[config.mk]
export PLATFORM = sky130hd
export DESIGN_NAME = cpu
export DESIGN_NICKNAME = cpu
export VERILOG_FILES = /design/flow/design.v
export SDC_FILE = /design/flow/constraint.sdc
export NUM_CORES = 4
export LEC_CHECK = 0
export CAP_MARGIN = 20
export CELL_PAD_IN_SITES_DETAIL_PLACEMENT = 0
export CORE_ASPECT_RATIO = 1.14
export CORE_MARGIN = 2
export CORE_UTILIZATION = 72
export CTS_CLUSTER_DIAMETER = 339
export MIN_ROUTING_LAYER = met1
export PLACE_DENSITY_LB_ADDON = 0.05
export SLEW_MARGIN = 20
[constraint.sdc]
create_clock -name core_clock -period 4.76 [get_ports {clk}]
set_input_delay 0.9520 -clock core_clock [delete_from_list [all_inputs] [get_ports {clk}]]
set_output_delay 0.9520 -clock core_clock [all_outputs]
set_load 0.01 [all_outputs]
[design.v]
module ALUb
	(output reg [7:0] Result,
	output reg [3:0] NZVC,  
	input wire [7:0] A, B,
	input wire [2:0] ALU_Sel);
	always @ (*)
		begin
			case (ALU_Sel)
				3'b000: begin		 
							{NZVC[0], Result} = A + B; 		 
							NZVC[3] = Result[7];			 
							if (Result==0)
								NZVC[2] = 1;				 
							else
								NZVC[2] = 0;
							if (A[7]==0 && B[7]==0 && Result[7]==1) 		 
								NZVC[1] = 1;
							else if (A[7]==1 && B[7]==1 && Result[7]==0)
								NZVC[1] = 1;
							else
								NZVC[1] = 0;
						end
				3'b001: begin		 
							{NZVC[0], Result} = A + 1;
							NZVC[3] = Result[7];
							if (Result==0)
								NZVC[2] = 1;
							else
								NZVC[2] = 0;
							if (A[7]==0 && Result[7]==1) 
								NZVC[1] = 1;
							else
								NZVC[1] = 0;
						end	
				3'b010: begin		 
							{NZVC[0], Result} = A - B;
							NZVC[3] = Result[7];
							if (Result==0)
								NZVC[2] = 1;
							else
								NZVC[2] = 0;
							if (A[7]==0 && B[7]==1 && Result[7]==1) 
								NZVC[1] = 1;
							else if (A[7]==1 && B[7]==0 && Result[7]==0)
								NZVC[1] = 1;
							else 
								NZVC[1] = 0;
						end
				3'b011: begin		 
							{NZVC[0], Result} = A - 1;
							NZVC[3] = Result[7];
							if (Result==0)
								NZVC[2] = 1;
							else
								NZVC[2] = 0;
							if (A[7]==1 && Result[7]==0) 
								NZVC[1] = 1;
							else 
								NZVC[1] = 0;          
						end	
				3'b100: begin			 
							Result = A & B;
							NZVC[3] = Result[7];
							if (Result==0)
								NZVC[2] = 1;
							else
								NZVC[2] = 0;
							NZVC[1] = 0;
							NZVC[0] = 0;
						end
				3'b101: begin		 
							Result = A | B;
							NZVC[3] = Result[7];
							if (Result==0)
								NZVC[2] = 1;
							else
								NZVC[2] = 0;
							NZVC[1] = 0;
							NZVC[0] = 0;
						end
				3'b110: begin		 
							Result = A ^ B;
							NZVC[3] = Result[7];
							if (Result==0)
								NZVC[2] = 1;
							else
								NZVC[2] = 0;
							NZVC[1] = 0;
							NZVC[0] = 0;
						end
				3'b111: begin		 
							Result = ~A;
							NZVC[3] = Result[7];
							if (Result==0)
								NZVC[2] = 1;
							else
								NZVC[2] = 0;
							NZVC[1] = 0;
							NZVC[0] = 0;
						end	
				default: begin
							Result = 8'hXX;
							NZVC = 4'hX; 
						end
				endcase	
		end	
endmodule
module data_path 
	(output reg [7:0] address,
	output reg [7:0] to_memory,
	output reg [7:0] IR_out,
	output reg [3:0] CCR_Result, 
	input wire [7:0] from_memory,
	input wire [2:0] ALU_Sel,
	input wire [1:0] Bus1_Sel, Bus2_Sel,
	input wire IR_Load, MAR_Load, PC_Load, A_Load, B_Load, CCR_Load, PC_Inc,
	input wire Clk, Reset);
	wire [3:0] NZVC;
	reg [7:0] IR;
	reg [7:0] Bus1, Bus2;
	reg [7:0] PC, MAR, A, B;
	wire [7:0] ALU_Result;
	always @ (Bus1_Sel, PC, A, B) 
	begin: MUX_BUS1
		case (Bus1_Sel)
			2'b00 : Bus1 = PC;
			2'b01 : Bus1 = A;
			2'b10 : Bus1 = B; 
			default : Bus1 = 8'h00;
		endcase 
	end
	always @ (Bus2_Sel, ALU_Result, Bus1, from_memory) 
	begin: MUX_BUS2
		case (Bus2_Sel)
			2'b00 : Bus2 = ALU_Result;
			2'b01 : Bus2 = Bus1;
			2'b10 : Bus2 = from_memory; 
			default : Bus2 = 8'h00;
		endcase 
	end	
	always @ (Bus1, MAR) 
	begin
		to_memory = Bus1;
		address = MAR; 
	end
	always @ (posedge Clk or negedge Reset)
	begin: INSTRUCTION_REGISTER
		if (!Reset) begin
			IR <= 8'h00;
			IR_out <= 8'h00;  
		end else begin
			if (IR_Load) begin
				IR <= Bus2;
				IR_out <= Bus2;
			end
		end
	end
	always @ (posedge Clk or negedge Reset)
	begin: MEMORY_ADDRESS_REGISTER
		if (!Reset)
			MAR <= 8'h00;
		else
			if (MAR_Load)
				MAR <= Bus2;
	end
	always @ (posedge Clk or negedge Reset)
	begin: PROGRAM_COUNTER
		if (!Reset)
			PC <= 8'h00;
		else
			if (PC_Load)
				PC <= Bus2;
			else if (PC_Inc)
				PC <= MAR + 1;
	end
	always @ (posedge Clk or negedge Reset)  
	begin: A_REGISTER
		if (!Reset)
			A <= 8'h00;
		else
			if (A_Load)
				A <= Bus2;
	end
	always @ (posedge Clk or negedge Reset)  
	begin: B_REGISTER
		if (!Reset)
			B <= 8'h00;
		else
			if (B_Load)
				B <= Bus2;
	end
	ALUb alu(.A(A), .B(B), .ALU_Sel(ALU_Sel), .NZVC(NZVC), .Result(ALU_Result));  
	always @ (posedge Clk or negedge Reset)  
	begin: CONDITION_CODE_REGISTER
		if (!Reset)
			CCR_Result <= 4'h0;
		else
			if (CCR_Load)
				CCR_Result <= NZVC;
	end
endmodule
module control_unit 
	(output reg IR_Load, 
	 output reg MAR_Load, 
	 output reg PC_Load, PC_Inc, 
	 output reg A_Load, B_Load,
	 output reg CCR_Load,
	 output reg [2:0] ALU_Sel,
	 output reg [1:0] Bus1_Sel, Bus2_Sel,
	 output reg write, 
	 input wire [7:0] IR, 
	 input wire [3:0] CCR_Result,
     input wire Clk, Reset);
  	reg [7:0] current_state, next_state;
  	parameter S0_FETCH = 0,   
              S1_FETCH = 1,
              S2_FETCH = 2,
              S3_DECODE = 3,  
              S4_LDA_IMM = 4,  
              S5_LDA_IMM = 5,
              S6_LDA_IMM = 6,
              S4_LDA_DIR = 7,  
              S5_LDA_DIR = 8,
              S6_LDA_DIR = 9,
              S7_LDA_DIR = 10,
              S8_LDA_DIR = 11,
			  S4_STA_DIR = 12,  
			  S5_STA_DIR = 13, 
			  S6_STA_DIR = 14, 
			  S7_STA_DIR = 15, 
			  S4_LDB_IMM = 16,  
			  S5_LDB_IMM = 17,
			  S6_LDB_IMM = 18,
			  S4_LDB_DIR = 19,  
			  S5_LDB_DIR = 20,
			  S6_LDB_DIR = 21,
			  S7_LDB_DIR = 22,
			  S8_LDB_DIR = 23,
			  S4_STB_DIR = 24,  
			  S5_STB_DIR = 25,
			  S6_STB_DIR = 26,
			  S7_STB_DIR = 27,
			  S4_BRA = 28,  
			  S5_BRA = 29,
			  S6_BRA = 30,
			  S4_BEQ = 31,  
			  S5_BEQ = 32,
			  S6_BEQ = 33,
			  S7_BEQ = 34,  
			  S4_BNE = 35,  
			  S5_BNE = 36,
			  S6_BNE = 37,
			  S7_BNE = 38,  
			  S4_BMI = 39,  
			  S5_BMI = 40,
			  S6_BMI = 41, 
			  S7_BMI = 42,  
			  S4_BPL = 43,  
			  S5_BPL = 44,
			  S6_BPL = 45,
			  S7_BPL = 46,  
			  S4_BVS = 47,  
			  S5_BVS = 48,
			  S6_BVS = 49,
			  S7_BVS = 50,  
			  S4_BVC = 51,  
			  S5_BVC = 52, 
			  S6_BVC = 53,
			  S7_BVC = 54,  
			  S4_BCS = 55,  
			  S5_BCS = 56,
			  S6_BCS = 57,
			  S7_BCS = 58,  
			  S4_BCC = 59,  
			  S5_BCC = 60,
			  S6_BCC = 61,
			  S7_BCC = 62,  
			  S4_ADD_AB = 63,  
			  S4_SUB_AB = 64,  
			  S4_AND_AB = 65,  
			  S4_OR_AB = 66,  
 			  S4_INCA = 67,  
			  S4_INCB = 68,  
			  S4_DECA = 69,  
			  S4_DECB = 70,  
			  S4_XORAB = 71,  
			  S4_NOTA = 72,  
			  S4_NOTB = 73,  
			  S4_ADDAB_LDB = 74,  
			  S8_BSKIP = 75;  
			  parameter LDA_IMM = 8'h86;  
			  parameter LDA_DIR = 8'h87;  
			  parameter LDB_IMM = 8'h88;  
			  parameter LDB_DIR = 8'h89;  
			  parameter STA_DIR = 8'h96;  
			  parameter STB_DIR = 8'h97;  
			  parameter ADD_AB = 8'h42;  
			  parameter SUB_AB = 8'h43;  
			  parameter AND_AB = 8'h44;  
			  parameter OR_AB = 8'h45;  
			  parameter INCA = 8'h46;  
			  parameter INCB = 8'h47;  
			  parameter DECA = 8'h48;  
			  parameter DECB = 8'h49;  
			  parameter XOR_AB = 8'h4A;  
			  parameter NOTA = 8'h4B;  
			  parameter NOTB = 8'h4C;  
			  parameter ADDAB_LDB = 8'h4D;  
			  parameter BRA = 8'h20;  
			  parameter BMI = 8'h21;  
			  parameter BPL = 8'h22;  
			  parameter BEQ = 8'h23;  
			  parameter BNE = 8'h24;  
			  parameter BVS = 8'h25;  
			  parameter BVC = 8'h26;  
			  parameter BCS = 8'h27;  
			  parameter BCC = 8'h28;  
  	always @ (posedge Clk or negedge Reset)
  		begin: STATE_MEMORY
  			if (!Reset)
  				current_state <= S0_FETCH;
  			else
  				current_state <= next_state;
  		end
  	always @ (*)
  		begin: NEXT_STATE_LOGIC
  			case (current_state)
  				S0_FETCH : next_state = S1_FETCH;
  				S1_FETCH : next_state = S2_FETCH;
  				S2_FETCH : next_state = S3_DECODE;
  				S3_DECODE : if (IR == LDA_IMM) next_state = S4_LDA_IMM;
  							 else if (IR == LDA_DIR) next_state = S4_LDA_DIR;
  							 else if (IR == STA_DIR) next_state = S4_STA_DIR;
							 else if (IR == LDB_IMM) next_state = S4_LDB_IMM;
							 else if (IR == LDB_DIR) next_state = S4_LDB_DIR;
							 else if (IR == STA_DIR) next_state = S4_STA_DIR;
							 else if (IR == STB_DIR) next_state = S4_STB_DIR;
							 else if (IR == ADD_AB) next_state = S4_ADD_AB;
							 else if (IR == ADDAB_LDB) next_state = S4_ADDAB_LDB;
							 else if (IR == SUB_AB) next_state = S4_SUB_AB;
							 else if (IR == AND_AB) next_state = S4_AND_AB;
							 else if (IR == OR_AB) next_state = S4_OR_AB;
							 else if (IR == INCA) next_state = S4_INCA;
							 else if (IR == INCB) next_state = S4_INCB;
							 else if (IR == DECA) next_state = S4_DECA;
							 else if (IR == DECB) next_state = S4_DECB;
							 else if (IR == XOR_AB) next_state = S4_XORAB;
							 else if (IR == NOTA) next_state = S4_NOTA;
							 else if (IR == NOTB) next_state = S4_NOTB;
							 else if (IR == BRA) next_state = S4_BRA;
							 else if (IR == BMI) 
								begin
									if (CCR_Result[3] == 1)
										next_state = S4_BMI;
									else
										next_state = S7_BMI;
								end
							 else if (IR == BPL) 
								begin
									if (CCR_Result[3] == 0)
										next_state = S4_BPL;
									else
										next_state = S7_BPL;
								end
							 else if (IR == BEQ) 
							 	begin
									if (CCR_Result[2] == 1)
										next_state = S4_BEQ;
									else
										next_state = S7_BEQ;
								end
							 else if (IR == BNE) 
							 	begin
									if (CCR_Result[2] == 0)
										next_state = S4_BNE;
									else
										next_state = S7_BNE;
								end
							 else if (IR == BVS) 
							 	begin
									if (CCR_Result[1] == 1)
										next_state = S4_BVS;
									else
										next_state = S7_BVS;
								end
							 else if (IR == BVC) 
							 	begin
									if (CCR_Result[1] == 0)
										next_state = S4_BVC;
									else
										next_state = S7_BVC;
								end
							 else if (IR == BCS) 
							 	begin
									if (CCR_Result[0] == 1)
										next_state = S4_BCS;
									else
										next_state = S7_BCS;
								end
							 else if (IR == BCC) 
							 	begin
									if (CCR_Result[0] == 0)
										next_state = S4_BCC;
									else
										next_state = S7_BCC;
								end
							 else next_state = S3_DECODE;  
  				S4_LDA_IMM : next_state = S5_LDA_IMM;  
  				S5_LDA_IMM : next_state = S6_LDA_IMM;
				S6_LDA_IMM : next_state = S0_FETCH;
				S4_LDA_DIR : next_state = S5_LDA_DIR;
				S5_LDA_DIR : next_state = S6_LDA_DIR;
				S6_LDA_DIR : next_state = S7_LDA_DIR;
				S7_LDA_DIR : next_state = S8_LDA_DIR;
				S8_LDA_DIR : next_state = S0_FETCH;
				S4_STA_DIR : next_state = S5_STA_DIR;
				S5_STA_DIR : next_state = S6_STA_DIR;
				S6_STA_DIR : next_state = S7_STA_DIR;
				S7_STA_DIR : next_state = S0_FETCH;
				S4_LDB_IMM : next_state = S5_LDB_IMM;
				S5_LDB_IMM : next_state = S6_LDB_IMM;
				S6_LDB_IMM : next_state = S0_FETCH;
				S4_LDB_DIR : next_state = S5_LDB_DIR;
				S5_LDB_DIR : next_state = S6_LDB_DIR;
				S6_LDB_DIR : next_state = S7_LDB_DIR;
				S7_LDB_DIR : next_state = S8_LDB_DIR;
				S8_LDB_DIR : next_state = S0_FETCH;
				S4_STB_DIR : next_state = S5_STB_DIR;
				S5_STB_DIR : next_state = S6_STB_DIR;
				S6_STB_DIR : next_state = S7_STB_DIR;
				S7_STB_DIR : next_state = S0_FETCH;
				S4_BRA : next_state = S5_BRA;
				S5_BRA : next_state = S6_BRA;
				S6_BRA : next_state = S0_FETCH;
			  	S4_BEQ : next_state = S5_BEQ;
				S5_BEQ : next_state = S6_BEQ;
				S6_BEQ : next_state = S0_FETCH;
				S7_BEQ : next_state = S8_BSKIP;
				S4_BNE : next_state = S5_BNE;
				S5_BNE : next_state = S6_BNE;
				S6_BNE : next_state = S0_FETCH;
				S7_BNE : next_state = S8_BSKIP;
				S4_BMI : next_state = S5_BMI;
				S5_BMI : next_state = S6_BMI;
				S6_BMI : next_state = S0_FETCH;
				S7_BMI : next_state = S8_BSKIP;
				S4_BPL : next_state = S5_BPL;
				S5_BPL : next_state = S6_BPL;
				S6_BPL : next_state = S0_FETCH;
				S7_BPL : next_state = S8_BSKIP;
				S4_BVS : next_state = S5_BVS;
				S5_BVS : next_state = S6_BVS;
				S6_BVS : next_state = S0_FETCH;
				S7_BVS : next_state = S8_BSKIP;
				S4_BVC : next_state = S5_BVC;
				S5_BVC : next_state = S6_BVC;
				S6_BVC : next_state = S0_FETCH;
				S7_BVC : next_state = S8_BSKIP;
				S4_BCS : next_state = S5_BCS;
				S5_BCS : next_state = S6_BCS;
				S6_BCS : next_state = S0_FETCH;
				S7_BCS : next_state = S8_BSKIP;
				S4_BCC : next_state = S5_BCC;
				S5_BCC : next_state = S6_BCC;
				S6_BCC : next_state = S0_FETCH;
				S7_BCC : next_state = S8_BSKIP;
				S8_BSKIP : next_state = S0_FETCH;
				S4_ADD_AB : next_state = S0_FETCH;
				S4_SUB_AB : next_state = S0_FETCH;
				S4_AND_AB : next_state = S0_FETCH;
				S4_OR_AB : next_state = S0_FETCH;
				S4_INCA : next_state = S0_FETCH;
  				default  : next_state = S0_FETCH;
  			endcase
  		end
  		always @ (*)
  			begin: OUTPUT_LOGIC
  				case (current_state)
  					S0_FETCH : 
  						begin  
  							IR_Load = 0;
							MAR_Load = 1;
							PC_Load = 0;
							PC_Inc = 0;
 							A_Load = 0;
							B_Load = 0;
 							ALU_Sel = 3'b000;
 							CCR_Load = 0;
 							Bus1_Sel = 2'b00;  
  							Bus2_Sel = 2'b01;  
 							write = 0;
						end
					S1_FETCH : 
  						begin  
  							IR_Load = 0;
							MAR_Load = 0;
							PC_Load = 0;
							PC_Inc = 1;
 							A_Load = 0;
							B_Load = 0;
 							ALU_Sel = 3'b000;
 							CCR_Load = 0;
 							Bus1_Sel = 2'b00;  
  							Bus2_Sel = 2'b01;  
 							write = 0;
						end
					S2_FETCH :
						begin  
							IR_Load = 1;
							MAR_Load = 0;
							PC_Load = 0;
							PC_Inc = 0;
 							A_Load = 0;
							B_Load = 0;
 							ALU_Sel = 3'b000;
 							CCR_Load = 0;
 							Bus1_Sel = 2'b00;  
  							Bus2_Sel = 2'b10;  
 							write = 0;
						end
					S3_DECODE : 
  						begin  
  							IR_Load = 0;
							MAR_Load = 0;
							PC_Load = 0;
							PC_Inc = 0;
 							A_Load = 0;
							B_Load = 0;
 							ALU_Sel = 3'b000;
 							CCR_Load = 0;
 							Bus1_Sel = 2'b00;  
  							Bus2_Sel = 2'b01;  
 							write = 0;
						end
					S4_LDA_IMM : 
  						begin  
  							IR_Load = 0;
							MAR_Load = 1;
							PC_Load = 0;
							PC_Inc = 0;
 							A_Load = 0;
							B_Load = 0;
 							ALU_Sel = 3'b000;
 							CCR_Load = 0;
 							Bus1_Sel = 2'b00;  
  							Bus2_Sel = 2'b01;  
 							write = 0;
						end
					S5_LDA_IMM : 
  						begin  
  							IR_Load = 0;
							MAR_Load = 0;
							PC_Load = 0;
							PC_Inc = 1;
 							A_Load = 0;
							B_Load = 0;
 							ALU_Sel = 3'b000;
 							CCR_Load = 0;
 							Bus1_Sel = 2'b00;  
  							Bus2_Sel = 2'b10;  
 							write = 0;
						end
					S6_LDA_IMM : 
  						begin  
  							IR_Load = 0;
							MAR_Load = 0;
							PC_Load = 0;
							PC_Inc = 0;
 							A_Load = 1;
							B_Load = 0;
 							ALU_Sel = 3'b000;
 							CCR_Load = 0;
 							Bus1_Sel = 2'b00;  
  							Bus2_Sel = 2'b10;  
 							write = 0;
						end
					S4_LDA_DIR : 
  						begin  
  							IR_Load = 0;
							MAR_Load = 1;
							PC_Load = 0;
							PC_Inc = 0;
 							A_Load = 0;
							B_Load = 0;
 							ALU_Sel = 3'b000;
 							CCR_Load = 0;
 							Bus1_Sel = 2'b00;  
  							Bus2_Sel = 2'b01;  
 							write = 0;
						end
					S5_LDA_DIR : 
  						begin  
  							IR_Load = 0;
							MAR_Load = 0;
							PC_Load = 0;
							PC_Inc = 1;
 							A_Load = 0;
							B_Load = 0;
 							ALU_Sel = 3'b000;
 							CCR_Load = 0;
 							Bus1_Sel = 2'b00;  
  							Bus2_Sel = 2'b10;  
 							write = 0;
						end
					S6_LDA_DIR : 
  						begin  
  							IR_Load = 0;
							MAR_Load = 1;
							PC_Load = 0;
							PC_Inc = 0;
 							A_Load = 0;
							B_Load = 0;
 							ALU_Sel = 3'b000;
 							CCR_Load = 0;
 							Bus1_Sel = 2'b00;  
  							Bus2_Sel = 2'b10;  
 							write = 0;
						end
					S7_LDA_DIR :
						begin  
  							IR_Load = 0;
							MAR_Load = 0;
							PC_Load = 0;
							PC_Inc = 0;
 							A_Load = 0;
							B_Load = 0;
 							ALU_Sel = 3'b000;
 							CCR_Load = 0;
 							Bus1_Sel = 2'b00;  
  							Bus2_Sel = 2'b10;  
 							write = 0;
						end
					S8_LDA_DIR :
						begin  
  							IR_Load = 0;
							MAR_Load = 0;
							PC_Load = 0;
							PC_Inc = 0;
 							A_Load = 1;
							B_Load = 0;
 							ALU_Sel = 3'b000;
 							CCR_Load = 0;
 							Bus1_Sel = 2'b00;  
  							Bus2_Sel = 2'b10;  
 							write = 0;
						end
					S4_LDB_IMM : 
  						begin  
  							IR_Load = 0;
							MAR_Load = 1;
							PC_Load = 0;
							PC_Inc = 0;
 							A_Load = 0;
							B_Load = 0;
 							ALU_Sel = 3'b000;
 							CCR_Load = 0;
 							Bus1_Sel = 2'b00;  
  							Bus2_Sel = 2'b01;  
 							write = 0;
						end
					S5_LDB_IMM : 
  						begin  
  							IR_Load = 0;
							MAR_Load = 0;
							PC_Load = 0;
							PC_Inc = 1;
 							A_Load = 0;
							B_Load = 0;
 							ALU_Sel = 3'b000;
 							CCR_Load = 0;
 							Bus1_Sel = 2'b00;  
  							Bus2_Sel = 2'b10;  
 							write = 0;
						end
					S6_LDB_IMM : 
  						begin  
  							IR_Load = 0;
							MAR_Load = 0;
							PC_Load = 0;
							PC_Inc = 0;
 							A_Load = 0;
							B_Load = 1;
 							ALU_Sel = 3'b000;
 							CCR_Load = 0;
 							Bus1_Sel = 2'b00;  
  							Bus2_Sel = 2'b10;  
 							write = 0;
						end
					S4_LDB_DIR : 
  						begin  
  							IR_Load = 0;
							MAR_Load = 1;
							PC_Load = 0;
							PC_Inc = 0;
 							A_Load = 0;
							B_Load = 0;
 							ALU_Sel = 3'b000;
 							CCR_Load = 0;
 							Bus1_Sel = 2'b00;  
  							Bus2_Sel = 2'b01;  
 							write = 0;
						end
					S5_LDB_DIR : 
  						begin  
  							IR_Load = 0;
							MAR_Load = 0;
							PC_Load = 0;
							PC_Inc = 1;
 							A_Load = 0;
							B_Load = 0;
 							ALU_Sel = 3'b000;
 							CCR_Load = 0;
 							Bus1_Sel = 2'b00;  
  							Bus2_Sel = 2'b10;  
 							write = 0;
						end
					S6_LDB_DIR : 
  						begin  
  							IR_Load = 0;
							MAR_Load = 1;
							PC_Load = 0;
							PC_Inc = 0;
 							A_Load = 0;
							B_Load = 0;
 							ALU_Sel = 3'b000;
 							CCR_Load = 0;
 							Bus1_Sel = 2'b00;  
  							Bus2_Sel = 2'b10;  
 							write = 0;
						end
					S7_LDB_DIR : 
  						begin  
  							IR_Load = 0;
							MAR_Load = 0;
							PC_Load = 0;
							PC_Inc = 0;
 							A_Load = 0;
							B_Load = 0;
 							ALU_Sel = 3'b000;
 							CCR_Load = 0;
 							Bus1_Sel = 2'b00;  
  							Bus2_Sel = 2'b10;  
 							write = 0;
						end
					S8_LDB_DIR :
						begin  
  							IR_Load = 0;
							MAR_Load = 0;
							PC_Load = 0;
							PC_Inc = 0;
 							A_Load = 0;
							B_Load = 1;
 							ALU_Sel = 3'b000;
 							CCR_Load = 0;
 							Bus1_Sel = 2'b00;  
  							Bus2_Sel = 2'b10;  
 							write = 0;
						end
					S4_STA_DIR : 
  						begin  
  							IR_Load = 0;
							MAR_Load = 1;
							PC_Load = 0;
							PC_Inc = 0;
 							A_Load = 0;
							B_Load = 0;
 							ALU_Sel = 3'b000;
 							CCR_Load = 0;
 							Bus1_Sel = 2'b00;  
  							Bus2_Sel = 2'b01;  
 							write = 0;
						end
					S5_STA_DIR : 
  						begin  
  							IR_Load = 0;
							MAR_Load = 0;
							PC_Load = 0;
							PC_Inc = 1;
 							A_Load = 0;
							B_Load = 0;
 							ALU_Sel = 3'b000;
 							CCR_Load = 0;
 							Bus1_Sel = 2'b00;  
  							Bus2_Sel = 2'b10;  
 							write = 0;
						end
					S6_STA_DIR : 
  						begin  
  							IR_Load = 0;
							MAR_Load = 1;
							PC_Load = 0;
							PC_Inc = 0;
 							A_Load = 0;
							B_Load = 0;
 							ALU_Sel = 3'b000;
 							CCR_Load = 0;
 							Bus1_Sel = 2'b00;  
  							Bus2_Sel = 2'b10;  
 							write = 0;
						end
					S7_STA_DIR : 
  						begin  
  							IR_Load = 0;
							MAR_Load = 0;
							PC_Load = 0;
							PC_Inc = 0;
 							A_Load = 0;
							B_Load = 0;
 							ALU_Sel = 3'b000;
 							CCR_Load = 0;
 							Bus1_Sel = 2'b01;  
  							Bus2_Sel = 2'b00;  
 							write = 1;
						end
					S4_STB_DIR : 
  						begin  
  							IR_Load = 0;
							MAR_Load = 1;
							PC_Load = 0;
							PC_Inc = 0;
 							A_Load = 0;
							B_Load = 0;
 							ALU_Sel = 3'b000;
 							CCR_Load = 0;
 							Bus1_Sel = 2'b00;  
  							Bus2_Sel = 2'b01;  
 							write = 0;
						end
					S5_STB_DIR : 
  						begin  
  							IR_Load = 0;
							MAR_Load = 0;
							PC_Load = 0;
							PC_Inc = 1;
 							A_Load = 0;
							B_Load = 0;
 							ALU_Sel = 3'b000;
 							CCR_Load = 0;
 							Bus1_Sel = 2'b00;  
  							Bus2_Sel = 2'b10;  
 							write = 0;
						end
					S6_STB_DIR : 
  						begin  
  							IR_Load = 0;
							MAR_Load = 1;
							PC_Load = 0;
							PC_Inc = 0;
 							A_Load = 0;
							B_Load = 0;
 							ALU_Sel = 3'b000;
 							CCR_Load = 0;
 							Bus1_Sel = 2'b00;  
  							Bus2_Sel = 2'b10;  
 							write = 0;
						end
					S7_STB_DIR : 
  						begin  
  							IR_Load = 0;
							MAR_Load = 0;
							PC_Load = 0;
							PC_Inc = 0;
 							A_Load = 0;
							B_Load = 0;
 							ALU_Sel = 3'b000;
 							CCR_Load = 0;
 							Bus1_Sel = 2'b10;  
  							Bus2_Sel = 2'b00;  
 							write = 1;
						end
					S4_ADD_AB : 
  						begin  
  							IR_Load = 0;
							MAR_Load = 0;
							PC_Load = 0;
							PC_Inc = 0;
 							A_Load = 1;
							B_Load = 0;
 							ALU_Sel = 3'b000;
 							CCR_Load = 1;
 							Bus1_Sel = 2'b01;  
  							Bus2_Sel = 2'b00;  
 							write = 0;
						end
					S4_SUB_AB :
						begin  
							IR_Load = 0;
							MAR_Load = 0;
							PC_Load = 0;
							PC_Inc = 0;
 							A_Load = 1;
							B_Load = 0;
 							ALU_Sel = 3'b010;
 							CCR_Load = 1;
 							Bus1_Sel = 2'b01;  
  							Bus2_Sel = 2'b00;  
 							write = 0;
						end
					S4_AND_AB :
						begin  
							IR_Load = 0;
							MAR_Load = 0;
							PC_Load = 0;
							PC_Inc = 0;
 							A_Load = 1;
							B_Load = 0;
 							ALU_Sel = 3'b100;
 							CCR_Load = 1;
 							Bus1_Sel = 2'b01;  
  							Bus2_Sel = 2'b00;  
 							write = 0;
						end
					S4_OR_AB :
						begin  
							IR_Load = 0;
							MAR_Load = 0;
							PC_Load = 0;
							PC_Inc = 0;
 							A_Load = 1;
							B_Load = 0;
 							ALU_Sel = 3'b101;
 							CCR_Load = 1;
 							Bus1_Sel = 2'b01;  
  							Bus2_Sel = 2'b00;  
 							write = 0;
						end
					S4_INCA :
						begin  
							IR_Load = 0;
							MAR_Load = 0;
							PC_Load = 0;
							PC_Inc = 0;
 							A_Load = 1;
							B_Load = 0;
 							ALU_Sel = 3'b001;
 							CCR_Load = 1;
 							Bus1_Sel = 2'b01;  
  							Bus2_Sel = 2'b00;  
 							write = 0;
						end
					S4_DECA :
						begin  
							IR_Load = 0;
							MAR_Load = 0;
							PC_Load = 0;
							PC_Inc = 0;
 							A_Load = 1;
							B_Load = 0;
 							ALU_Sel = 3'b011;
 							CCR_Load = 1;
 							Bus1_Sel = 2'b01;  
  							Bus2_Sel = 2'b00;  
 							write = 0;
						end
					S4_XORAB :
						begin  
							IR_Load = 0;
							MAR_Load = 0;
							PC_Load = 0;
							PC_Inc = 0;
 							A_Load = 1;
							B_Load = 0;
 							ALU_Sel = 3'b110;
 							CCR_Load = 1;
 							Bus1_Sel = 2'b01;  
  							Bus2_Sel = 2'b00;  
 							write = 0;
						end
					S4_NOTA :
						begin  
							IR_Load = 0;
							MAR_Load = 0;
							PC_Load = 0;
							PC_Inc = 0;
 							A_Load = 1;
							B_Load = 0;
 							ALU_Sel = 3'b111;
 							CCR_Load = 1;
 							Bus1_Sel = 2'b01;  
  							Bus2_Sel = 2'b00;  
 							write = 0;
						end
					S4_ADDAB_LDB :
						begin  
							IR_Load = 0;
							MAR_Load = 0;
							PC_Load = 0;
							PC_Inc = 0;
 							A_Load = 0;
							B_Load = 1;
 							ALU_Sel = 3'b000;
 							CCR_Load = 1;
 							Bus1_Sel = 2'b01;  
  							Bus2_Sel = 2'b00;  
 							write = 0;
						end
					S4_INCB :
						begin  
							IR_Load = 0;
							MAR_Load = 0;
							PC_Load = 0;
							PC_Inc = 0;
							A_Load = 0;
							B_Load = 1;
							ALU_Sel = 3'b001;
							CCR_Load = 1;
							Bus1_Sel = 2'b10;  
							Bus2_Sel = 2'b00;  
							write = 0;
						end
					S4_DECB :
						begin  
							IR_Load = 0;
							MAR_Load = 0;
							PC_Load = 0;
							PC_Inc = 0;
							A_Load = 0;
							B_Load = 1;
							ALU_Sel = 3'b011;
							CCR_Load = 1;
							Bus1_Sel = 2'b10;  
							Bus2_Sel = 2'b00;  
							write = 0;
						end
					S4_NOTB :
						begin  
							IR_Load = 0;
							MAR_Load = 0;
							PC_Load = 0;
							PC_Inc = 0;
							A_Load = 0;
							B_Load = 1;
							ALU_Sel = 3'b111;
							CCR_Load = 1;
							Bus1_Sel = 2'b10;  
							Bus2_Sel = 2'b00;  
							write = 0;
						end
					S4_BRA :
						begin  
							IR_Load = 0;
							MAR_Load = 1;
							PC_Load = 0;
							PC_Inc = 0;
							A_Load = 0;
							B_Load = 0;
							ALU_Sel = 3'b000;
							CCR_Load = 0;
							Bus1_Sel = 2'b00;  
							Bus2_Sel = 2'b01;  
							write = 0;
						end
					S5_BRA :
						begin  
							IR_Load = 0;
							MAR_Load = 0;
							PC_Load = 0;
							PC_Inc = 0;
							A_Load = 0;
							B_Load = 0;
							ALU_Sel = 3'b000;
							CCR_Load = 0;
							Bus1_Sel = 2'b00;  
							Bus2_Sel = 2'b10;  
							write = 0;
						end
					S6_BRA :
						begin  
							IR_Load = 0;
							MAR_Load = 0;
							PC_Load = 1;
							PC_Inc = 0;
							A_Load = 0;
							B_Load = 0;
							ALU_Sel = 3'b000;
							CCR_Load = 0;
							Bus1_Sel = 2'b00;  
							Bus2_Sel = 2'b10;  
							write = 0;
						end
					S4_BMI :
						begin  
							IR_Load = 0;
							MAR_Load = 1;
							PC_Load = 0;
							PC_Inc = 0;
							A_Load = 0;
							B_Load = 0;
							ALU_Sel = 3'b000;
							CCR_Load = 0;
							Bus1_Sel = 2'b00;  
							Bus2_Sel = 2'b01;  
							write = 0;
						end
					S5_BMI :
						begin  
							IR_Load = 0;
							MAR_Load = 0;
							PC_Load = 0;
							PC_Inc = 0;
							A_Load = 0;
							B_Load = 0;
							ALU_Sel = 3'b000;
							CCR_Load = 0;
							Bus1_Sel = 2'b00;  
							Bus2_Sel = 2'b10;  
							write = 0;
						end
					S6_BMI :
						begin  
							IR_Load = 0;
							MAR_Load = 0;
							PC_Load = 1;
							PC_Inc = 0;
							A_Load = 0;
							B_Load = 0;
							ALU_Sel = 3'b000;
							CCR_Load = 0;
							Bus1_Sel = 2'b00;  
							Bus2_Sel = 2'b10;  
							write = 0;
						end
					S7_BMI :
						begin  
							IR_Load = 0;
							MAR_Load = 1;
							PC_Load = 0;
							PC_Inc = 0;
							A_Load = 0;
							B_Load = 0;
							ALU_Sel = 3'b000;
							CCR_Load = 0;
							Bus1_Sel = 2'b00;  
							Bus2_Sel = 2'b01;  
							write = 0;
						end
					S4_BPL :
						begin  
							IR_Load = 0;
							MAR_Load = 1;
							PC_Load = 0;
							PC_Inc = 0;
							A_Load = 0;
							B_Load = 0;
							ALU_Sel = 3'b000;
							CCR_Load = 0;
							Bus1_Sel = 2'b00;  
							Bus2_Sel = 2'b01;  
							write = 0;
						end
					S5_BPL :
						begin  
							IR_Load = 0;
							MAR_Load = 0;
							PC_Load = 0;
							PC_Inc = 0;
							A_Load = 0;
							B_Load = 0;
							ALU_Sel = 3'b000;
							CCR_Load = 0;
							Bus1_Sel = 2'b00;  
							Bus2_Sel = 2'b10;  
							write = 0;
						end
					S6_BPL :
						begin  
							IR_Load = 0;
							MAR_Load = 0;
							PC_Load = 1;
							PC_Inc = 0;
							A_Load = 0;
							B_Load = 0;
							ALU_Sel = 3'b000;
							CCR_Load = 0;
							Bus1_Sel = 2'b00;  
							Bus2_Sel = 2'b10;  
							write = 0;
						end
					S7_BPL :
						begin  
							IR_Load = 0;
							MAR_Load = 1;
							PC_Load = 0;
							PC_Inc = 0;
							A_Load = 0;
							B_Load = 0;
							ALU_Sel = 3'b000;
							CCR_Load = 0;
							Bus1_Sel = 2'b00;  
							Bus2_Sel = 2'b01;  
							write = 0;
						end
					S4_BEQ :
						begin  
							IR_Load = 0;
							MAR_Load = 1;
							PC_Load = 0;
							PC_Inc = 0;
							A_Load = 0;
							B_Load = 0;
							ALU_Sel = 3'b000;
							CCR_Load = 0;
							Bus1_Sel = 2'b00;  
							Bus2_Sel = 2'b01;  
							write = 0;
						end
					S5_BEQ :
						begin  
							IR_Load = 0;
							MAR_Load = 0;
							PC_Load = 0;
							PC_Inc = 0;
							A_Load = 0;
							B_Load = 0;
							ALU_Sel = 3'b000;
							CCR_Load = 0;
							Bus1_Sel = 2'b00;  
							Bus2_Sel = 2'b10;  
							write = 0;
						end
					S6_BEQ :
						begin  
							IR_Load = 0;
							MAR_Load = 0;
							PC_Load = 1;
							PC_Inc = 0;
							A_Load = 0;
							B_Load = 0;
							ALU_Sel = 3'b000;
							CCR_Load = 0;
							Bus1_Sel = 2'b00;  
							Bus2_Sel = 2'b10;  
							write = 0;
						end
					S7_BEQ :
						begin  
							IR_Load = 0;
							MAR_Load = 1;
							PC_Load = 0;
							PC_Inc = 0;
							A_Load = 0;
							B_Load = 0;
							ALU_Sel = 3'b000;
							CCR_Load = 0;
							Bus1_Sel = 2'b00;  
							Bus2_Sel = 2'b01;  
							write = 0;
						end
					S4_BNE :
						begin  
							IR_Load = 0;
							MAR_Load = 1;
							PC_Load = 0;
							PC_Inc = 0;
							A_Load = 0;
							B_Load = 0;
							ALU_Sel = 3'b000;
							CCR_Load = 0;
							Bus1_Sel = 2'b00;  
							Bus2_Sel = 2'b01;  
							write = 0;
						end
					S5_BNE :
						begin  
							IR_Load = 0;
							MAR_Load = 0;
							PC_Load = 0;
							PC_Inc = 0;
							A_Load = 0;
							B_Load = 0;
							ALU_Sel = 3'b000;
							CCR_Load = 0;
							Bus1_Sel = 2'b00;  
							Bus2_Sel = 2'b10;  
							write = 0;
						end
					S6_BNE :
						begin  
							IR_Load = 0;
							MAR_Load = 0;
							PC_Load = 1;
							PC_Inc = 0;
							A_Load = 0;
							B_Load = 0;
							ALU_Sel = 3'b000;
							CCR_Load = 0;
							Bus1_Sel = 2'b00;  
							Bus2_Sel = 2'b10;  
							write = 0;
						end
					S7_BNE :
						begin  
							IR_Load = 0;
							MAR_Load = 1;
							PC_Load = 0;
							PC_Inc = 0;
							A_Load = 0;
							B_Load = 0;
							ALU_Sel = 3'b000;
							CCR_Load = 0;
							Bus1_Sel = 2'b00;  
							Bus2_Sel = 2'b01;  
							write = 0;
						end
					S4_BVS :
						begin  
							IR_Load = 0;
							MAR_Load = 1;
							PC_Load = 0;
							PC_Inc = 0;
							A_Load = 0;
							B_Load = 0;
							ALU_Sel = 3'b000;
							CCR_Load = 0;
							Bus1_Sel = 2'b00;  
							Bus2_Sel = 2'b01;  
							write = 0;
						end
					S5_BVS :
						begin  
							IR_Load = 0;
							MAR_Load = 0;
							PC_Load = 0;
							PC_Inc = 0;
							A_Load = 0;
							B_Load = 0;
							ALU_Sel = 3'b000;
							CCR_Load = 0;
							Bus1_Sel = 2'b00;  
							Bus2_Sel = 2'b10;  
							write = 0;
						end
					S6_BVS :
						begin  
							IR_Load = 0;
							MAR_Load = 0;
							PC_Load = 1;
							PC_Inc = 0;
							A_Load = 0;
							B_Load = 0;
							ALU_Sel = 3'b000;
							CCR_Load = 0;
							Bus1_Sel = 2'b00;  
							Bus2_Sel = 2'b10;  
							write = 0;
						end
					S7_BVS :
						begin  
							IR_Load = 0;
							MAR_Load = 1;
							PC_Load = 0;
							PC_Inc = 0;
							A_Load = 0;
							B_Load = 0;
							ALU_Sel = 3'b000;
							CCR_Load = 0;
							Bus1_Sel = 2'b00;  
							Bus2_Sel = 2'b01;  
							write = 0;
						end
					S4_BVC :
						begin  
							IR_Load = 0;
							MAR_Load = 1;
							PC_Load = 0;
							PC_Inc = 0;
							A_Load = 0;
							B_Load = 0;
							ALU_Sel = 3'b000;
							CCR_Load = 0;
							Bus1_Sel = 2'b00;  
							Bus2_Sel = 2'b01;  
							write = 0;
						end
					S5_BVC :
						begin  
							IR_Load = 0;
							MAR_Load = 0;
							PC_Load = 0;
							PC_Inc = 0;
							A_Load = 0;
							B_Load = 0;
							ALU_Sel = 3'b000;
							CCR_Load = 0;
							Bus1_Sel = 2'b00;  
							Bus2_Sel = 2'b10;  
							write = 0;
						end
					S6_BVC :
						begin  
							IR_Load = 0;
							MAR_Load = 0;
							PC_Load = 1;
							PC_Inc = 0;
							A_Load = 0;
							B_Load = 0;
							ALU_Sel = 3'b000;
							CCR_Load = 0;
							Bus1_Sel = 2'b00;  
							Bus2_Sel = 2'b10;  
							write = 0;
						end
					S7_BVC :
						begin  
							IR_Load = 0;
							MAR_Load = 1;
							PC_Load = 0;
							PC_Inc = 0;
							A_Load = 0;
							B_Load = 0;
							ALU_Sel = 3'b000;
							CCR_Load = 0;
							Bus1_Sel = 2'b00;  
							Bus2_Sel = 2'b01;  
							write = 0;
						end
					S4_BCS :
						begin  
							IR_Load = 0;
							MAR_Load = 1;
							PC_Load = 0;
							PC_Inc = 0;
							A_Load = 0;
							B_Load = 0;
							ALU_Sel = 3'b000;
							CCR_Load = 0;
							Bus1_Sel = 2'b00;  
							Bus2_Sel = 2'b01;  
							write = 0;
						end
					S5_BCS :
						begin  
							IR_Load = 0;
							MAR_Load = 0;
							PC_Load = 0;
							PC_Inc = 0;
							A_Load = 0;
							B_Load = 0;
							ALU_Sel = 3'b000;
							CCR_Load = 0;
							Bus1_Sel = 2'b00;  
							Bus2_Sel = 2'b10;  
							write = 0;
						end
					S6_BCS :
						begin  
							IR_Load = 0;
							MAR_Load = 0;
							PC_Load = 1;
							PC_Inc = 0;
							A_Load = 0;
							B_Load = 0;
							ALU_Sel = 3'b000;
							CCR_Load = 0;
							Bus1_Sel = 2'b00;  
							Bus2_Sel = 2'b10;  
							write = 0;
						end
					S7_BCS :
						begin  
							IR_Load = 0;
							MAR_Load = 1;
							PC_Load = 0;
							PC_Inc = 0;
							A_Load = 0;
							B_Load = 0;
							ALU_Sel = 3'b000;
							CCR_Load = 0;
							Bus1_Sel = 2'b00;  
							Bus2_Sel = 2'b01;  
							write = 0;
						end
					S4_BCC :
						begin  
							IR_Load = 0;
							MAR_Load = 1;
							PC_Load = 0;
							PC_Inc = 0;
							A_Load = 0;
							B_Load = 0;
							ALU_Sel = 3'b000;
							CCR_Load = 0;
							Bus1_Sel = 2'b00;  
							Bus2_Sel = 2'b01;  
							write = 0;
						end
					S5_BCC :
						begin  
							IR_Load = 0;
							MAR_Load = 0;
							PC_Load = 0;
							PC_Inc = 0;
							A_Load = 0;
							B_Load = 0;
							ALU_Sel = 3'b000;
							CCR_Load = 0;
							Bus1_Sel = 2'b00;  
							Bus2_Sel = 2'b10;  
							write = 0;
						end
					S6_BCC :
						begin  
							IR_Load = 0;
							MAR_Load = 0;
							PC_Load = 1;
							PC_Inc = 0;
							A_Load = 0;
							B_Load = 0;
							ALU_Sel = 3'b000;
							CCR_Load = 0;
							Bus1_Sel = 2'b00;  
							Bus2_Sel = 2'b10;  
							write = 0;
						end
					S7_BCC :
						begin  
							IR_Load = 0;
							MAR_Load = 1;
							PC_Load = 0;
							PC_Inc = 0;
							A_Load = 0;
							B_Load = 0;
							ALU_Sel = 3'b000;
							CCR_Load = 0;
							Bus1_Sel = 2'b00;  
							Bus2_Sel = 2'b01;  
							write = 0;
						end
					S8_BSKIP :
						begin  
							IR_Load = 0;
							MAR_Load = 0;
							PC_Load = 0;
							PC_Inc = 1;
							A_Load = 0;
							B_Load = 0;
							ALU_Sel = 3'b000;
							CCR_Load = 0;
							Bus1_Sel = 2'b00;  
							Bus2_Sel = 2'b10;  
							write = 0;
						end
					default : 
						begin
							IR_Load = 0;
							MAR_Load = 0;
							PC_Load = 0;
							PC_Inc = 0;
							A_Load = 0;
							B_Load = 0;
							ALU_Sel = 3'b000;
							CCR_Load = 0;
							Bus1_Sel = 2'b00;  
							Bus2_Sel = 2'b00;  
							write = 0;
						end
  				endcase
  			end
endmodule
module cpu 
	(output wire [7:0] address,
	 output wire [7:0] to_memory,
	 output wire write,
	 input wire [7:0] from_memory, 
     input wire clk, reset);
        wire IR_Load;
    wire MAR_Load;
    wire PC_Load;
    wire PC_Inc;
    wire A_Load;
    wire B_Load;
    wire CCR_Load;
    wire[2:0] ALU_Sel;
    wire[1:0] Bus1_Sel, Bus2_Sel;
    wire[7:0] IR;
    wire[3:0] CCR_Result;
	control_unit ctrl_un0 (
        .IR_Load(IR_Load),
        .MAR_Load(MAR_Load),
        .PC_Load(PC_Load),
        .PC_Inc(PC_Inc),
        .A_Load(A_Load),
        .B_Load(B_Load),
        .CCR_Load(CCR_Load),
        .ALU_Sel(ALU_Sel),
        .Bus1_Sel(Bus1_Sel),
        .Bus2_Sel(Bus2_Sel),
        .write(write),
        .IR(IR),
        .CCR_Result(CCR_Result),
        .Clk(clk),
        .Reset(reset)
	);
	data_path dt_pht0 (
		.address(address),
        .to_memory(to_memory),
        .IR_out(IR),
        .CCR_Result(CCR_Result),
        .from_memory(from_memory),
        .ALU_Sel(ALU_Sel),
        .Bus1_Sel(Bus1_Sel),
        .Bus2_Sel(Bus2_Sel),
        .IR_Load(IR_Load),
        .MAR_Load(MAR_Load),
        .PC_Load(PC_Load),
        .PC_Inc(PC_Inc),
        .A_Load(A_Load),
        .B_Load(B_Load),
        .CCR_Load(CCR_Load),
        .Clk(clk),
        .Reset(reset)
	);
endmodule
[run.sh]
#!/bin/bash
# the make line also repeats each setting of config.mk as NAME=value (left out here)
make -C /OpenROAD-flow-scripts/flow DESIGN_CONFIG=/design/flow/config.mk WORK_HOME=/design/flow/orfs CLKGATE_MAP_FILE= finish
==> summary.txt, run 1 <==
impl run done, here's what came out: Seq. pwr=0.00104 W, CTS tree=done, worst path required time=3810 ps, Mapped Nets=866, final hold violation count=0, Int Pwr=0.00233 W, clock root buffer=clkbuf_8, row count=36, die height=103 um, setup TNS=0 ps, Num CTS Buffers=5, max cap viols=0, vias in the first global route=6292, Reg2Reg Depth=9, area reported by Yosys stat=6180 um2, Post-Syn Area=6180 um2, async set-reset flop share out of synthesis=100%, Final Setup Violations=0, routability congestion estimate=1.10, Initial DRT Pass Iterations=7, cell type with the largest total area=dfrtp_1, slowest cell on the critical path=or4_1, starting density of the core=73.0%, clock group power=0.000258 W, sequential-to-total area share from yosys stat=20.6%, FF-to-FF Start=ctrl_un0.current_state[1], WL per Instance=23.4 um, hold path depth=1, P_sw=0.00321 W, leakage dissipation=2.56 nW, aoi share=29.6%, Ant. Diodes=0, top cells by count, synth=71 x nand2_1, 67 x a21oi_1, 63 x nor2_1, worst path arrival time=3350 ps, first-pass GRT wire length=32900 um, count leader, synth=nand2_1, area grow syn2layout=4.71%, R2R setup slack=1000 ps, Post-Synth Adder-Cell Area=8.34%, Max Slew Vio Count=0, Hold EP=dt_pht0.B[4], CP endpoint kind=primary output, Fin Hold WS=576 ps, fin nets=852, Detailed Route Iter0 Violations=870, Largest stage delay, worst path=690 ps, non-filler cells, final=917, CP endpoint=to_memory[2], Synth warnings=3, VDD IR max=0.000651 V, Logic pwr share=76.7%, postcts setup bufs=0, CTS resizes=0, maximum clock rate=233 MHz, number of enable flip-flop cells=0, crit path launch=ctrl_un0.current_state[1], sequential share of power=18.7%, Dominant comb cell=AND-OR/OR-AND gates, CP Launch Type=register, die x size=90.8 um, Hold WC Path Type=reg2reg, post-synth top area share=20.6%, Pwr top=combinational cells, PnR Total Power=0.00554 W, DP Cell Count=909, # hold bufs at CTS=0, CTS Buffer Depth=2, Dominant Register Cell=dfrtp_1, Clock Skew=8.01 ps, H-Tree Depth=2, Comb group=0.00425 W, Sw Ratio=58.0%, Crit Path Category=reg2out, GRT overflow=0, RSZ-0062 raised after global routing=no, DRT Wirelength=21500 um, clock slew at reported path FFs=100 ps, Log Warnings=51, port bufs=26, Synth cell types=89, yosys simple share=25.5%, Vias per Instance=7.61, largest net degree at the start of global routing=52, mux share of post-synthesis cell area=5.87%, Remaining DRCs=0, fin crit share=90.3%, maximum fanout along the worst path=12, hpwl dp=16100 um, IO Pins=27, critical path, cell by cell=ha_1 > nand2b_1 > or4_1 > and2_1 > a21oi_1 > a2bb2oi_1 > inv_1 > clkdlybuf4s50_1, Worst-Skew Late Latency=310 ps, xor/xnor share=3.54%, hold path startpoint=dt_pht0.B[4], Core Region=8470 um2, initial antenna violation count=0, capturing point of the worst reg2reg path=dt_pht0.A[4], # clock sinks=51, Top Family by Delay on Critical Path=simple AND/OR/NAND/NOR gates, chip area=9350 um2, Antenna Violating Nets Remaining=0, Top cells by area=dfrtp_1 21%, ha_1 7.7%, a21oi_1 5.4%, Slew @ Worst Pin=1100 ps, ys flops=51, Slew headroom=26.4%, cell count after synthesis=816, Levels on crit path=8, routed vias=6975, CP bufs+invs=2, GRT Overall Usage=44.7%, Clk pwr share=4.7%, status=timing/DRC/antenna clean, # Cells Yosys=816, PwrDens=856 nW/um2, syn avg cell area=7.58 um2, Tmin final=4300 ps
-- stage by stage --
| stage | area [um2] | util, % | setup WS (ps) |
|---|---|---|---|
| after floorplan | 6180 | - | 1690 |
| after global placement | 6390 | 75.5 | 1050 |
| after detailed placement | 6390 | 75.5 | 919 |
| after CTS | 6480 | 76.5 | 591 |
| after global routing | 6480 | 76.5 | 332 |
| final | 6480 | 76.5 | 462 |
-- cell type report --
| cell class | count | area, um2 |
|---|---|---|
| timing repair buffer | 36 | 330 |
| sequential | 51 | 1280 |
| multi-input combinational | 672 | 4510 |
| inverter | 36 | 135 |
| tap | 114 | 143 |
| fill | 655 | 1990 |
| clock buffer | 6 | 72.6 |
| clock inverter | 2 | 12.5 |
-- metal layers --
| metal | vias to the layer above | GRT usage [%] | wire [um] |
|---|---|---|---|
| met2 | 609 | 76.1 | 9860 |
| met5 | - | 0 | 0 |
| met1 | 3169 | 54.9 | 7670 |
| met4 | 0 | 26.0 | 1610 |
| li1 | 3030 | - | - |
| met3 | 167 | 6.87 | 2320 |
==> inputs of run 2 (changes only) <==
- ABC_AREA: not set -> 1
- CELL_PAD_IN_SITES_DETAIL_PLACEMENT: 0 -> not set
- CORE_ASPECT_RATIO: 1.14 -> not set
- CORE_UTILIZATION: 72 -> 68
- CTS_CLUSTER_DIAMETER: 339 -> not set
- CTS_CLUSTER_SIZE: not set -> 98
- MIN_ROUTING_LAYER: met1 -> not set
- PLACE_DENSITY: not set -> 0.35
- PLACE_DENSITY_LB_ADDON: 0.05 -> not set
- clock period: 4.76 -> 3.29 ns (I/O delays scaled with it)
==> run 2 against run 1 <==
Compared with the run above:
- still clean on timing, DRC and antenna
- sequential power increased by about 20%
- final cell count increased by 19%
- wire length decreased by 5.7%
- design area increased by 1.2%
- synthesized area decreased by 4.2%
- global-route usage decreased by 3.6 points
- hold slack got worse by 240 ps
- synthesized cell count increased by 16%
- flip-flop count unchanged
- die area increased by 1.3%
- critical path depth increased by 5
- critical endpoint is now to_memory[7]
- largest cell class unchanged
==> summary.txt, run 2 <==
impl run done, here's what came out: CP endpoint kind=primary output, capturing point of the worst reg2reg path=dt_pht0.B[3], die x size=97.3 um, mux share of post-synthesis cell area=0%, Post-Syn Area=5920 um2, Clock Skew=14.3 ps, Top cells by area=dfrtp_1 22%, nand2_1 15%, ha_1 8.0%, Slew @ Worst Pin=993 ps, status=timing/DRC/antenna clean, Reg2Reg Depth=15, Remaining DRCs=0, port bufs=26, Log Warnings=53, Detailed Route Iter0 Violations=820, die height=97.3 um, starting density of the core=68.9%, cell count after synthesis=943, FF-to-FF Start=dt_pht0.A[2], hpwl dp=15000 um, routed vias=6981, IO Pins=27, # Cells Yosys=943, Filler cells=654, async set-reset flop share out of synthesis=100%, Logic pwr share=75.5%, Ant. Diodes=0, Mapped Nets=993, clock slew at reported path FFs=100 ps, yosys simple share=42.3%, number of enable flip-flop cells=0, Int Pwr=0.00256 W, VDD IR max=0.000846 V, clock root buffer=clkbuf_8, Placed Area=6290 um2, vias in the first global route=6471, Tmin final=3220 ps, Worst-Skew Late Latency=320 ps, crit path launch=ctrl_un0.current_state[0], Pwr top=combinational cells, first-pass GRT wire length=31600 um, Antenna Violating Nets Remaining=0, Synth cell types=46, count leader, synth=nand2_1, fin nets=1035, sequential share of power=18.8%, PwrDens=992 nW/um2, Top Family by Delay on Critical Path=simple AND/OR/NAND/NOR gates, area reported by Yosys stat=5920 um2, Final Setup Violations=0, maximum clock rate=311 MHz, logic area=4080 um2, # hold bufs at CTS=0, fin crit share=97.9%, initial antenna violation count=0, post-synth top area share=21.5%, area grow syn2layout=10.7%, Dominant comb cell=simple AND/OR/NAND/NOR gates, Comb group=0.00491 W, slowest cell on the critical path=dfrtp_1, Max Slew Vio Count=0, final hold violation count=0, chip area=9470 um2, largest net degree at the start of global routing=27, CP bufs+invs=5, P_sw=0.00394 W, Num CTS Buffers=5, max cap viols=0, clock group power=0.000374 W, WL per Instance=18.5 um, CTS Buffer Depth=2, Clk pwr share=5.8%, Crit Path Category=reg2out, Levels on crit path=13, Synth warnings=3, Dominant Register Cell=dfrtp_1, R2R setup slack=390 ps, Seq. pwr=0.00122 W, syn avg cell area=6.28 um2, H-Tree Depth=2, sequential-to-total area share from yosys stat=21.5%, cell type with the largest total area=dfrtp_1, non-filler cells, final=1093, row count=34, Fin Hold WS=338 ps, Vias per Instance=6.39, DP Cell Count=1068, GRT Overall Usage=41.1%, worst path arrival time=2560 ps, Largest stage delay, worst path=410 ps, DRT Wirelength=20200 um, CP endpoint=to_memory[7], CTS tree=done, maximum fanout along the worst path=6, critical path, cell by cell=buf_4 > ha_1 > inv_1 > nor2_2 > nand2_1 > nand2_2 > nor2_4 > nor2_4 > buf_4 > buf_4 > nand2_1 > nand3_2 > dlygate4sd2_1, # clock sinks=51, xor/xnor share=3.55%, CP dominant cell by count=buf_4, FF+latch area=1280 um2, Slew headroom=33.3%, top cells by count, synth=237 x nand2_1, 116 x inv_1, 113 x nor2_1, leakage dissipation=3.26 nW, fin util=76.3%, Sw Ratio=60.6%, GRT overflow=0, Design Area, Final=6560 um2, Post-Synth Adder-Cell Area=8.70%, routability congestion estimate=1.08, Core Region=8590 um2, Initial DRT Pass Iterations=9, CP Launch Type=register, aoi share=13.8%, Hold WC Path Type=in2async, worst path required time=2630 ps, ys flops=51
==> run 2: layout make-up <==
class / instances / share of cell area [%]
clock buffer: 5 / 1.05
sequential: 51 / 19.5
multi-input combinational: 743 / 62.3
timing repair buffer: 54 / 7.37
inverter: 130 / 7.52
clock inverter: 2 / 0.210
tap: 108 / 2.06
==> run 2: timing repair <==
action                     4_1_cts  5_1_grt
hold endpoints to repair         0        0
gates resized                   11       10
setup endpoints to repair        8        8
buffers inserted                 6       11
pin swaps                        3        5
gates cloned                     1        0
==> run 2: per-layer routing <==
layer  share of wire (%)  vias up  wire length [um]  track usage [%]
met3                  10      166              2110             4.75
met4                 7.9        0              1610             24.3
met1                  35     3066              7040             50.7
li1                    -     3160                 -                -
met5                   0        -                 0                0
met2                  47      589              9490             69.5
==> run 2: through the flow <==
| step | setup slack [ps] | setup TNS, ps | power (W) |
|---|---|---|---|
| after global routing | -22.4 | -23.2 | 0.00695 |
| final | 70.7 | 0 | 0.00650 |
| after floorplan | 874 | 0 | 0.00438 |
| after CTS | 7.63 | 0 | 0.00617 |
| after detailed placement | 70.3 | 0 | 0.00573 |
| after global placement | 204 | 0 | 0.00559 |
==> inputs of run 3 (changes only) <==
- CTS_CLUSTER_DIAMETER: not set -> 393
- CTS_CLUSTER_SIZE: 98 -> 94
- PLACE_DENSITY: 0.35 -> 0.38
- SETUP_SLACK_MARGIN: not set -> -0.48
- TNS_END_PERCENT: not set -> 10
- clock period: 3.29 -> 5.16 ns (I/O delays scaled with it)
==> run 3 against run 2 <==
Compared with the run above:
- still clean on timing, DRC and antenna
- wire length decreased by 8.4%
- die area did not move
- design area shrank 3.3%
- non-clock buffer count down 24
- final cell count fell by 2.2%
- critical endpoint is now to_memory[1]
- largest power group unchanged
==> summary.txt, run 3 <==
impl run done, here's what came out: status=timing/DRC/antenna clean, Clock Skew=15.7 ps, H-Tree Depth=2, Dominant Register Cell=dfrtp_1, Worst-Skew Late Latency=320 ps, Clk pwr share=6.4%, Tmin final=4020 ps, fin crit share=77.8%, cell count after synthesis=943, WL per Instance=17.4 um, Core Region=8590 um2, chip area=9470 um2, first-pass GRT wire length=30500 um, Detailed Route Iter0 Violations=548, number of enable flip-flop cells=0, fin util=73.8%, routed length on met1=7000 um, Ant. Diodes=0, GRT overflow=0, hpwl dp=14600 um, P_sw=0.00240 W, maximum fanout along the worst path=17, count leader, synth=nand2_1, Fin Hold WS=509 ps, area grow syn2layout=7.03%, DP Cell Count=1060, CTS resizes=0, Slew headroom=41.4%, Top Family by Delay on Critical Path=simple AND/OR/NAND/NOR gates, RSZ-0062 raised after global routing=no, routability congestion estimate=1.05, clock slew at reported path FFs=110 ps, Synth cell types=46, IO Pins=27, die x size=97.3 um, Pwr top=combinational cells, Int Pwr=0.00161 W, Filler cells=701, vias in the first global route=6283, Seq. pwr=0.000778 W, Vias per Instance=6.17, sequential share of power=19.4%, Logic pwr share=74.2%, Final Setup Violations=0, async set-reset flop share out of synthesis=100%, FF-to-FF Start=ctrl_un0.current_state[1], Sw Ratio=59.9%, cell type with the largest total area=dfrtp_1, fin nets=1010, sequential-to-total area share from yosys stat=21.5%, CP Launch Type=register, xor/xnor share=3.55%, routed vias=6595, ys flops=51, Largest stage delay, worst path=710 ps, Hold EP=dt_pht0.PC[5], CP dominant cell by count=nand2_1, Post-Syn Area=5920 um2, highest metal used=met4, row count=34, critical path, cell by cell=inv_2 > nand2_1 > nand2_1 > nand2_1 > nand2_1 > nor2_4 > nand3_1 > nand3_2 > clkdlybuf4s50_1, Design Area, Final=6340 um2, Levels on crit path=9, Mapped Nets=993, Crit Path Category=reg2out, Synth warnings=3, clock root buffer=clkbuf_8, # clock sinks=51, Remaining DRCs=0, setup TNS=0 ps, crit path launch=ctrl_un0.current_state[3], CTS tree=done, max cap viols=0, R2R setup slack=2260 ps, Post-Synth Adder-Cell Area=8.70%, postcts setup bufs=0, Comb group=0.00297 W, starting density of the core=68.9%, area reported by Yosys stat=5920 um2, capturing point of the worst reg2reg path=dt_pht0.A[2], syn avg cell area=6.28 um2, Placed Area=6230 um2, Log Warnings=53, logic area=4050 um2, Dominant comb cell=simple AND/OR/NAND/NOR gates, Num CTS Buffers=5, worst path arrival time=2980 ps, final hold violation count=0, # hold bufs at CTS=0, leakage dissipation=3.09 nW, CP endpoint kind=primary output, die height=97.3 um, hold path startpoint=dt_pht0.PC[5], CP endpoint=to_memory[1], maximum clock rate=249 MHz, Antenna Violating Nets Remaining=0, worst path required time=4130 ps, PwrDens=632 nW/um2, hold path depth=2, top cells by count, synth=237 x nand2_1, 116 x inv_1, 113 x nor2_1, # Cells Yosys=943, port bufs=26, CTS Buffer Depth=2, Max Slew Vio Count=0, FF+latch area=1280 um2, non-filler cells, final=1069, GRT Overall Usage=39.7%, largest net degree at the start of global routing=52, post-synth top area share=21.5%, Initial DRT Pass Iterations=7, VDD IR max=0.000442 V, Reg2Reg Depth=17, clock group power=0.000256 W, DRT Wirelength=18600 um, initial antenna violation count=0, mux share of post-synthesis cell area=0%, CP bufs+invs=2, aoi share=13.8%, Met2 Wirelength=8830 um, slowest cell on the critical path=dfrtp_1, yosys simple share=42.3%, Top cells by area=dfrtp_1 22%, nand2_1 15%, ha_1 8.0%, DR WL met3=1420 um, Slew @ Worst Pin=872 ps, Hold WC Path Type=reg2reg
[run 3: cell type report]
cell class                      instances  area share (%)
Clock inverter                          2           0.257
Tap cell                              108            2.13
Timing Repair Buffer                   30            4.50
Inverter                              130            7.78
Multi-Input combinational cell        742            63.9
Clock buffer                            6            1.30
Sequential cell                        51            20.1
[run 3: per-layer routing]
| layer | up-vias | global-route usage (%) |
|---|---|---|
| li1 | 3105 | - |
| met1 | 2975 | 46.7 |
| met2 | 397 | 67.3 |
| met3 | 118 | 7.27 |
| met4 | 0 | 24.4 |
| met5 | - | 0 |
[run 3: metrics by stage]
stage / total power [W] / worst slack [ps]
finish: 0.00400 / 1140
floorplan: 0.00279 / 2450
detailed placement: 0.00362 / 1570
global route: 0.00432 / 982
CTS: 0.00389 / 1200
global placement: 0.00354 / 1660
==> inputs of run 4 (changes only) <==
- ABC_AREA: 1 -> not set
- CORE_UTILIZATION: 68 -> 40
- CTS_CLUSTER_DIAMETER: 393 -> not set
- CTS_CLUSTER_SIZE: 94 -> not set
- PLACE_DENSITY: 0.38 -> not set
- SETUP_SLACK_MARGIN: -0.48 -> 0.88
- TNS_END_PERCENT: 10 -> not set
- clock period: 5.16 -> 5.51 ns (I/O delays scaled with it)
==> run 4 against run 3 <==
Compared with the run above:
- setup slack got worse by 82 ps
- register-to-register slack got worse by 610 ps
- first-iteration DRC count increased by 82%
- still clean
- via count increased by 3.1%
- highest routed layer unchanged
- final cell count decreased by 7.5%
==> summary.txt, run 4 <==
impl run done, here's what came out: # Cells Yosys=816, count leader, synth=nand2_1, CP endpoint kind=primary output, final hold violation count=0, Slew @ Worst Pin=936 ps, capturing point of the worst reg2reg path=dt_pht0.B[0], Dominant comb cell=AND-OR/OR-AND gates, P_sw=0.00290 W, Dominant Register Cell=dfrtp_1, DRT Wirelength=23800 um, syn avg cell area=7.58 um2, # hold bufs at CTS=0, Sw Ratio=58.0%, worst path arrival time=3350 ps, sequential-to-total area share from yosys stat=20.6%, H-Tree Depth=2, clock root buffer=clkbuf_16, Initial DRT Pass Iterations=6, PwrDens=754 nW/um2, Tmin final=4450 ps, VDD IR max=0.000369 V, post-synth top area share=20.6%, hold path startpoint=dt_pht0.B[4], IO Pins=27, Final Setup Violations=0, CP endpoint=to_memory[0], max cap viols=0, R2R setup slack=1650 ps, initial antenna violation count=0, FF-to-FF Start=ctrl_un0.current_state[2], first-pass GRT wire length=37000 um, aoi share=29.6%, hold path depth=1, Clock Skew=8.36 ps, CTS Buffer Depth=2, postcts setup bufs=0, Worst-Skew Late Latency=300 ps, # clock sinks=51, Post-Syn Area=6180 um2, cell type with the largest total area=dfrtp_1, vias in the first global route=6330, ys flops=51, GRT overflow=0, Remaining DRCs=0, xor/xnor share=3.54%, clock group power=0.000327 W, CTS resizes=0, status=timing/DRC/antenna clean, yosys simple share=25.5%, number of enable flip-flop cells=0, mux share of post-synthesis cell area=5.87%, fin crit share=80.7%, Logic pwr share=74.9%, Final Worst Setup Slack=1060 ps, worst path required time=4410 ps, Log Warnings=51, Num CTS Buffers=5, Levels on crit path=6, WL per Instance=24.0 um, CP Launch Type=register, Max Slew Vio Count=0, routed vias=6800, Hold EP=dt_pht0.B[4], leakage dissipation=2.58 nW, row count=45, port bufs=26, Hold WC Path Type=reg2reg, fin nets=850, setup TNS=0 ps, hpwl dp=18000 um, Int Pwr=0.00211 W, Top Family by Delay on Critical Path=AND-OR/OR-AND gates, RSZ-0062 raised after global routing=no, clock slew at reported path FFs=80 ps, die height=128 um, routability congestion estimate=0.965, top cells by count, synth=71 x nand2_1, 67 x a21oi_1, 63 x nor2_1, area grow syn2layout=7.38%, Comb group=0.00375 W, maximum clock rate=225 MHz, Largest stage delay, worst path=680 ps, crit path launch=ctrl_un0.current_state[5], sequential share of power=18.5%, Reg2Reg Depth=8, die x size=128 um, area reported by Yosys stat=6180 um2, Slew headroom=37.6%, Vias per Instance=6.88, Clk pwr share=6.5%, Detailed Route Iter0 Violations=996, Synth warnings=3, Mapped Nets=866, maximum fanout along the worst path=27, slowest cell on the critical path=dfrtp_1, Crit Path Category=reg2out, Synth cell types=89, largest net degree at the start of global routing=52, Post-Place Setup Slack=1290 ps, Core Region=15100 um2, async set-reset flop share out of synthesis=100%, critical path, cell by cell=or3b_1 > a211oi_1 > o211a_1 > nand2_1 > o21ai_0 > clkdlybuf4s50_1, cell count after synthesis=816, fin util=43.8%, Top cells by area=dfrtp_1 21%, ha_1 7.7%, a21oi_1 5.4%, GRT Overall Usage=28.7%, Post-Synth Adder-Cell Area=8.34%, chip area=16500 um2, Antenna Violating Nets Remaining=0, Seq. pwr=0.000929 W, Ant. Diodes=0, starting density of the core=40.8%, CP bufs+invs=1, CTS tree=done, Pwr top=combinational cells
-- run 4: final cells by class --
type / count / area, um2
clock buffer: 5 / 125
timing repair buffer: 34 / 315
tap: 188 / 235
sequential: 51 / 1280
fill: 1490 / 8500
multi-input combinational: 672 / 4530
clock inverter: 3 / 27.5
inverter: 36 / 135
-- run 4: layer usage --
layer,share of wire (%),GRT usage [%],up-vias
li1,-,-,3025
met1,41,38.6,3253
met2,46,46.8,454
met3,10,5.90,68
met4,3.2,7.95,0
met5,0,0,-
-- run 4: per-stage QoR --
step / total power, W / hold slack, ps / cells / instance area [um2]
finish: 0.00501 / 555 / 989 / 6640
global route: 0.00535 / 567 / 989 / 6640
CTS: 0.00489 / 555 / 989 / 6620
detailed placement: 0.00454 / 538 / 981 / 6470
global placement: 0.00452 / 534 / 981 / 6470
floorplan: 0.00338 / 482 / 816 / 6180
No activity file was given, so power comes from the tool's default toggle rates.
